// agc_ref_correction
module agc_ref_correction(
	input signed [11:0] ip_data, 
	input ip_clock,
	input ip_reset, 
	output [11:0] op_data
); 
	wire signed [11:0] get_op_gain; 
	gain_block gain_block_inst( 
		.ip_data(ip_data), 
		.ip_clock(ip_clock), 
		.ip_reset(ip_reset), 
		.op_data(get_op_gain)
	); 
	wire signed [11:0] get_op_abs; 
	abs_block abs_block_inst(
		.ip_data(get_op_gain), 
		.ip_clock(ip_clock), 
		.ip_reset(ip_reset), 
		.op_data(get_op_abs)
	); 
	wire signed [11:0] get_op_power_est; 
	power_estimation power_estimation_inst( 
		.ip_data(get_op_abs), 
		.ip_clock(ip_clock), 
		.ip_reset(ip_reset), 
		.op_data(get_op_power_est)
	); 
	wire signed [11:0] get_op_gain_error; 
	gain_error gain_error_inst( 
		.ip_data(get_op_power_est), 
		.ip_clock(ip_clock), 
		.ip_reset(ip_reset), 
		.op_data(get_op_gain_error)
	);
	wire signed [11:0] get_op_acc;  
	accumulator accumulator_inst(
		.ip_data(get_op_gain_error), 
		.ip_clock(ip_clock), 
		.ip_reset(ip_reset), 
		.op_data(get_op_acc)
	);
	wire signed [11:0] get_op_product; 
	product_block product_block_inst( 
  ...
Size in the first run: about 26 I/O pins.
==> flow/config.mk <==
export PLATFORM = sky130hd
export DESIGN_NAME = agc_ref_correction
export DESIGN_NICKNAME = agc_ref_correction
export VERILOG_FILES = /design/flow/design.v
export SDC_FILE = /design/flow/constraint.sdc
export NUM_CORES = 4
export LEC_CHECK = 0
export ABC_AREA = 1
export CAP_MARGIN = 20
export CELL_PAD_IN_SITES_DETAIL_PLACEMENT = 1
export CORE_ASPECT_RATIO = 0.57
export CORE_MARGIN = 2
export CORE_UTILIZATION = 32
export CTS_CLUSTER_SIZE = 62
export MIN_ROUTING_LAYER = met2
export PLACE_DENSITY_LB_ADDON = 0.27
export SETUP_SLACK_MARGIN = 2.04
export SLEW_MARGIN = 20
export TNS_END_PERCENT = 10
==> flow/constraint.sdc <==
create_clock -name core_clock -period 9.01 [get_ports {ip_clock}]
set_input_delay 1.8020 -clock core_clock [delete_from_list [all_inputs] [get_ports {ip_clock}]]
set_output_delay 1.8020 -clock core_clock [all_outputs]
set_load 0.01 [all_outputs]
run.sh (not shown) runs the stock make flow with config.mk's settings and CLKGATE_MAP_FILE=.
Next try:
- CELL_PAD_IN_SITES_GLOBAL_PLACEMENT: not set -> 1
- CORE_ASPECT_RATIO: 0.57 -> 1.31
- CORE_UTILIZATION: 32 -> 25
- MAX_ROUTING_LAYER: not set -> met4
Outcome:
- routed wire length shrinks by 5.7%
- area after synthesis is unchanged
- setup slack gets better by 0.48 ns
- global-route usage came out lower by 5.0 points
- synthesized cell count does not change
- worst hold slack degrades by 0.036 ns
- register-to-register slack gets better by 0.48 ns
Next try:
- ABC_AREA: 1 -> not set
- CELL_PAD_IN_SITES_DETAIL_PLACEMENT: 1 -> not set
- CELL_PAD_IN_SITES_GLOBAL_PLACEMENT: 1 -> not set
- CORE_ASPECT_RATIO: 1.31 -> not set
- CORE_UTILIZATION: 25 -> 40
- CTS_CLUSTER_SIZE: 62 -> not set
- MAX_ROUTING_LAYER: met4 -> not set
- MIN_ROUTING_LAYER: met2 -> not set
- PLACE_DENSITY: not set -> 0.6
- PLACE_DENSITY_LB_ADDON: 0.27 -> not set
- SETUP_SLACK_MARGIN: 2.04 -> not set
- TNS_END_PERCENT: 10 -> not set
- clock period: 9.01 -> 10.0 ns (I/O delays scaled with it)
- final area drops by a few percent
- setup slack got worse by 0.063 ns
- core utilization grows by 16 points
- routed wire length shrinks by a quarter to a third
- sequential share of layout area came out higher by 2.4 points

---

## build 57
agc_ref_correction again, from the RTL that the note above started with.
Settings: LEC_CHECK=0, ABC_AREA=1, CAP_MARGIN=20, CORE_MARGIN=2, CORE_UTILIZATION=72, CTS_CLUSTER_DIAMETER=103, PLACE_DENSITY_LB_ADDON=0.01, SETUP_SLACK_MARGIN=-0.28, SLEW_MARGIN=20; clock period 5.66 ns.
Complete run, failing final checks: build 57, reason setup timing.
The inputs of build 37 differ from those of build 57 as listed below.
Settings: CTS_CLUSTER_DIAMETER removed (was 103); SETUP_SLACK_MARGIN removed (was -0.28); ABC_AREA removed (was 1); PLACE_DENSITY_LB_ADDON removed (was 0.01); CORE_UTILIZATION changed from 72 to 40; PLACE_DENSITY newly set to 0.6; the clock period (ns, I/O delays scaled along) changed from 5.66 to 7.98.
- Build 37 finished all stages; the layout is clean.
- Of build 57 and build 37, build 57 shows the higher synthesized area, with build 37 below it.
- Re sequential cell count: no difference whatsoever between build 37 and build 57.
- Against build 57, build 37 comes in 39 points lower on end-of-flow core utilization.
- Sort build 57 and build 37 by length of routed met2 wiring, descending, and build 57 comes first.
- What build 57 reported for wire length on met1 has to be multiplied by 0.905 to get the figure for build 37.
- When the final numbers for build 57 and build 37 were put side by side, the number of tap cells added at floorplan turned out to be greater in build 37.
- Compared build 37 vs build 57, and first-pass GRT wire length is down in build 37.
- On shortest period the worst path allows: between build 57 and build 37, it ends up higher for build 37.
- Number of post-CTS setup repair buffers came out lower on build 37 than on build 57.
Setup changes, build 37 to build 22
Settings: an added PLACE_DENSITY_LB_ADDON of 0.01; a change of CORE_UTILIZATION from 40 to 72; an added ABC_AREA of 1; a deleted PLACE_DENSITY that had been 0.6; an added SETUP_SLACK_MARGIN of 1.88; a change of the clock period (ns, I/O delays scaled along) from 7.98 to 7.19.
==> comparison <==
- Build 22 ended with more via count than build 37.
- Delta(relative area change from synthesis to final layout, build 22 - build 37) > 0
- Between build 37 and build 22, biggest cell delay along the critical path is higher for build 22, build 37 comes in under that.
- On pin slew with the least headroom to its limit: between build 37 and build 22, it ends up lower for build 22.
- Synthesis area per yosys is lower on build 37
- Relative to build 37, the total wire length after detailed routing of build 22 is higher by 16%.
- Build 22 vs. build 37: post-layout period usage of the worst path shrank by 1.3 points, filler cell count in the final layout shrank by 4125, tapcell count shrank by 44%.
Inputs modified between build 22 and build 3:
Settings: a deleted PLACE_DENSITY_LB_ADDON that had been 0.01; a deleted SETUP_SLACK_MARGIN that had been 1.88; an added PLACE_DENSITY of 0.6; a deleted ABC_AREA that had been 1; a change of CORE_UTILIZATION from 72 to 67.
Results
What the final checks of build 3 revealed, after a flow that finished every stage, was a layout that fails on setup timing. For build 22, the end of the critical path was power_estimation_inst.reg_sum[8], unlike build 3, where it was power_estimation_inst.reg_sum[11]. The lower final-layout fill cell count came out of build 22. Higher combinational fraction of the cell area goes to build 22 over build 3. Reported for build 22 and build 3, post-CTS setup repair buffer count turned out identical to the last digit. Number of placement rows ended up 2.7% higher on build 3 than on build 22. Compare build 22 and build 3 | wire length of the first global-routing pass higher: build 22. | highest achievable clock rate | lower: build 3 |. Sequential share of layout area: build 3 vs build 22 up 1.5 points. Changes observed in build 3 relative to build 22: simple-gate portion of the synthesized area dropped 2.7 points; fraction of area in clock buffers and inverters dropped 0.15 points.

---

agc_ref_correction again, from the RTL that the note above started with.
clock: 6.24 ns
lec_check: 0
abc_area: 1
cap_margin: 20
core_margin: 2
core_utilization: 72
cts_cluster_size: 72
place_density_lb_addon: 0.01
setup_slack_margin: 1.8
slew_margin: 20
The first run finished with setup timing left.
==> next run, changes <==
Settings changed: CTS_CLUSTER_SIZE 72 to default, SETUP_SLACK_MARGIN 1.8 to 1.17.
Clock period 6.24 ns to 4.44 ns, I/O delays scaled along.
The changed run completed and failed the layout checks on setup timing.
Die area does not change.
Worst setup slack gets worse by 2.1 ns.
==> next run, changes <==
Settings changed: CTS_CLUSTER_SIZE from default to 72, SETUP_SLACK_MARGIN 1.17 to 1.78.
Clock period 4.44 ns to 7.33 ns, I/O delays scaled along.
Now the flow completed with no timing, DRC or antenna violations.
Worst hold slack is better by 0.0080 ns.
Routed wire length goes down by 22%.
Final area drops by 7.7%.
Sequential cell count does not change.
Global-route usage shrinks by 6.4 points.
Final cell count falls by 6.5%.
Utilization drops by 6.8 points.
==> next run, changes <==
Settings changed: ABC_AREA 1 to default, CORE_UTILIZATION 72 to 44, CTS_CLUSTER_SIZE 72 to default, PLACE_DENSITY from default to 0.6, PLACE_DENSITY_LB_ADDON 0.01 to default, SETUP_SLACK_MARGIN 1.78 to default.
Clock period 7.33 ns to 5.67 ns, I/O delays scaled along.
Result:
- The changed run reached the layout checks and failed them: setup timing
- critical path depth came out higher by 3
==> next run, changes <==
Settings changed: ABC_AREA from default to 1, CORE_UTILIZATION 44 to 72, CTS_CLUSTER_SIZE from default to 14, PLACE_DENSITY 0.6 to default, PLACE_DENSITY_LB_ADDON from default to 0.08.
Clock period 5.67 ns to 6.0 ns, I/O delays scaled along.
What happened: The changed run finished with setup timing left; worst hold slack gains 0.0044 ns; die area fell by 36%; worst setup slack improved by 0.90 ns; global-route usage came out higher by 15 points; utilization increases by 31 points.

---

rev 12:
Starting RTL as in the previous note.
Design agc_ref_correction, start of the top module:
module agc_ref_correction(
	input signed [11:0] ip_data, 
	input ip_clock,
	input ip_reset, 
	output [11:0] op_data
);
export LEC_CHECK = 0
export ABC_AREA = 1
export CAP_MARGIN = 20
export CORE_MARGIN = 2
export CORE_UTILIZATION = 72
export CTS_CLUSTER_DIAMETER = 366
export CTS_CLUSTER_SIZE = 14
export PLACE_DENSITY_LB_ADDON = 0.08
export SETUP_SLACK_MARGIN = 1.71
export SLEW_MARGIN = 20
create_clock -name core_clock -period 6.0 [get_ports {ip_clock}]
Rev 12 finished all stages; layout check result: FAIL, due to negative setup slack.
> inputs changed (rev 12 -> rev 13)
Settings: a deleted CTS_CLUSTER_SIZE that had been 14; an added GPL_ROUTABILITY_DRIVEN of 0; a change of PLACE_DENSITY_LB_ADDON from 0.08 to 0.01; a deleted CTS_CLUSTER_DIAMETER that had been 366; a deleted SETUP_SLACK_MARGIN that had been 1.71; a change of the clock period (ns, I/O delays scaled along) from 6.0 to 6.16.
[summary]
Rev 12 -> rev 13: effective utilization at floorplan delta 0, exact match
Rev 13 vs. rev 12: routed length on met1 went down, shortest period the worst path allows now larger.
In rev 13, the post-layout instance count excluding filler cells came out 13 above the value in rev 12.
Changes observed in rev 13 relative to rev 12: footprint of the flip-flops and latches comparable; sequential share of layout area now larger; global-route usage now smaller; worst-path maximum fanout now larger.
No crash in rev 13: every stage finished, but the layout fails its final checks due to negative setup slack.
Compared with rev 12, count of nets after finishing in rev 13 decreased slightly.

---

Starting RTL as in the previous note.
export LEC_CHECK = 0
export CAP_MARGIN = 15
export CELL_PAD_IN_SITES_DETAIL_PLACEMENT = 1
export CORE_MARGIN = 6
export CORE_UTILIZATION = 40
export CTS_CLUSTER_SIZE = 37
export GPL_TIMING_DRIVEN = 0
export MAX_ROUTING_LAYER = met4
export PLACE_DENSITY_LB_ADDON = 0.08
export SLEW_MARGIN = 20
create_clock -name core_clock -period 10.0 [get_ports {ip_clock}]
Change:
Settings changed: CAP_MARGIN 15 to 20, CELL_PAD_IN_SITES_DETAIL_PLACEMENT 1 to default, CORE_MARGIN 6 to 2, CORE_UTILIZATION 40 to 53, CTS_CLUSTER_SIZE 37 to default, GPL_TIMING_DRIVEN 0 to default, MAX_ROUTING_LAYER met4 to default, PLACE_DENSITY from default to 0.6, PLACE_DENSITY_LB_ADDON 0.08 to default.
Clock period 10.0 ns to 7.98 ns, I/O delays scaled along.
- worst setup slack gets worse by 1400 ps
- register-to-register slack loses 1400 ps
- area after synthesis does not change
- core utilization climbs by 13 points
- wire length decreases by 11%
Change:
Settings changed: ABC_AREA from default to 1, CORE_UTILIZATION 53 to 72.
Clock period 7.98 ns to 4.44 ns, I/O delays scaled along.
Result: Now the flow reached the layout checks and failed them: negative setup slack. Wire length went up by about 47%. Final area is higher by 13%. Core utilization came out higher by 29 points. Critical path depth is lower by 4. Via count rose by 28%. Worst hold slack degrades by 4.6 ps. Final cell count rises by about 15%.
Change:
Settings changed: ABC_AREA 1 to default, CORE_UTILIZATION 72 to 40.
Clock period 4.44 ns to 9.98 ns, I/O delays scaled along.
The changed run finished clean.
Area after synthesis is lower by 3.5%.
Die size is higher by 72%.
Hold slack gains 6.4 ps.
Final area is lower by 10%.

---

## job 6977
agc_ref_correction again, from the RTL that the note above started with.
Settings: LEC_CHECK=0, ABC_AREA=1, CAP_MARGIN=20, CELL_PAD_IN_SITES_DETAIL_PLACEMENT=1, CORE_ASPECT_RATIO=1.31, CORE_MARGIN=2, CORE_UTILIZATION=32, CTS_CLUSTER_SIZE=62, MAX_ROUTING_LAYER=met4, MIN_ROUTING_LAYER=met1, PLACE_DENSITY_LB_ADDON=0.27, SETUP_SLACK_MARGIN=2.04, SLEW_MARGIN=20, TNS_END_PERCENT=10; clock period 9.01 ns.
Job 6977 | status: complete | timing, DRC, antenna: pass
Input changes introduced in job 6964 (baseline for comparison: job 6977):
==> flow/config.mk <==
export PLATFORM = sky130hd
export DESIGN_NAME = agc_ref_correction
export DESIGN_NICKNAME = agc_ref_correction
export VERILOG_FILES = /design/flow/design.v
export SDC_FILE = /design/flow/constraint.sdc
export NUM_CORES = 4
export LEC_CHECK = 0
export ABC_AREA = 1
export CAP_MARGIN = 20
export CORE_MARGIN = 2
export CORE_UTILIZATION = 72
export PLACE_DENSITY_LB_ADDON = 0.01
export SLEW_MARGIN = 20
==> flow/constraint.sdc <==
create_clock -name core_clock -period 6.24 [get_ports {ip_clock}]
set_input_delay 1.2480 -clock core_clock [delete_from_list [all_inputs] [get_ports {ip_clock}]]
set_output_delay 1.2480 -clock core_clock [all_outputs]
set_load 0.01 [all_outputs]
[summary]
Job 6964 finished all stages; layout check result: FAIL, due to negative setup slack. Looking at insertion delay at the late pin of the worst-skew pair, job 6964 sits 0.03 ns below job 6977. Endpoint required time on the critical path came out lower on job 6964 than on job 6977. [compare] base=job 6977 new=job 6964: height of the die shrank by 41%; met1 layer usage reported by global route grew by 25 points. Compare job 6964 and job 6977 | critical path depth lower: job 6964. Diff job 6964 and job 6977: initial core utilization higher in job 6964. Compared with job 6977, job 6964 shows die area lower by about 55%.
Inputs modified between job 6964 and job 8510:
diff --git a/flow/config.mk b/flow/config.mk
--- a/flow/config.mk
+++ b/flow/config.mk
@@ -11,3 +11,7 @@
 export CORE_UTILIZATION = 72
+export CTS_CLUSTER_SIZE = 72
+export GPL_ROUTABILITY_DRIVEN = 0
+export HOLD_SLACK_MARGIN = 0.3
 export PLACE_DENSITY_LB_ADDON = 0.01
+export SETUP_SLACK_MARGIN = -0.21
 export SLEW_MARGIN = 20
==> flow/constraint.sdc <==
create_clock -name core_clock -period 4.44 [get_ports {ip_clock}]
set_input_delay 0.8880 -clock core_clock [delete_from_list [all_inputs] [get_ports {ip_clock}]]
set_output_delay 0.8880 -clock core_clock [all_outputs]
set_load 0.01 [all_outputs]
## What came out
Job 8510 ran in full, but the layout does not pass; the checks complain about negative setup slack.
Biggest cell delay along the critical path: job 8510 vs job 6964 up 0.07 ns
Relative to job 6964, the flop share of the area of job 8510 is lower by 1.6 points.
On footprint of the flip-flops and latches, job 6964 and job 8510 are neck and neck.
Measured against each other, job 6964 and job 8510 differ in post-layout utilization of the core, the higher figure coming from job 8510.
Going from job 6964 to job 8510, layout overhead on the synthesized area grows by 5.7 points.
On slack of the critical path: between job 6964 and job 8510, it ends up higher for job 6964.
The final reports for job 8510 and job 6964 show routed wire length higher in the former.
Looking at slowest stage cell on the critical path, the fa_1 result is from job 6964; the fa_2 one comes from job 8510.
> inputs changed (job 8510 -> job 6818)
diff --git a/flow/config.mk b/flow/config.mk
--- a/flow/config.mk
+++ b/flow/config.mk
@@ -11,7 +11,5 @@
 export CORE_UTILIZATION = 72
-export CTS_CLUSTER_SIZE = 72
 export GPL_ROUTABILITY_DRIVEN = 0
-export HOLD_SLACK_MARGIN = 0.3
 export PLACE_DENSITY_LB_ADDON = 0.01
-export SETUP_SLACK_MARGIN = -0.21
+export SETUP_SLACK_MARGIN = 1.29
 export SLEW_MARGIN = 20
[summary]
Job 8510 -> job 6818: final cell count without fillers increased slightly. Re non-clock buffer count: job 8510 was lower than job 6818. Job 6818 vs job 8510 — routed wire length dropped about 0.5%. For the design area, job 6818 came in 1.2% higher than job 8510 did. The layout from job 6818, despite a flow that completed every stage, fails the layout checks, with the failing checks listed as negative setup slack. Looking at job 8510 and job 6818, the met2 routing resource usage after global routing is a wash. Looking at post-cts sizing count, job 6818 sits about 30% above job 8510. Cmp job 8510 and job 6818 / clock buffer count / lower: job 8510. ~same CTS clock-pin slew for the worst setup and hold paths in job 8510 and job 6818. Time the final worst path needs with I/O delays and setup: job 6818 lower than job 8510.
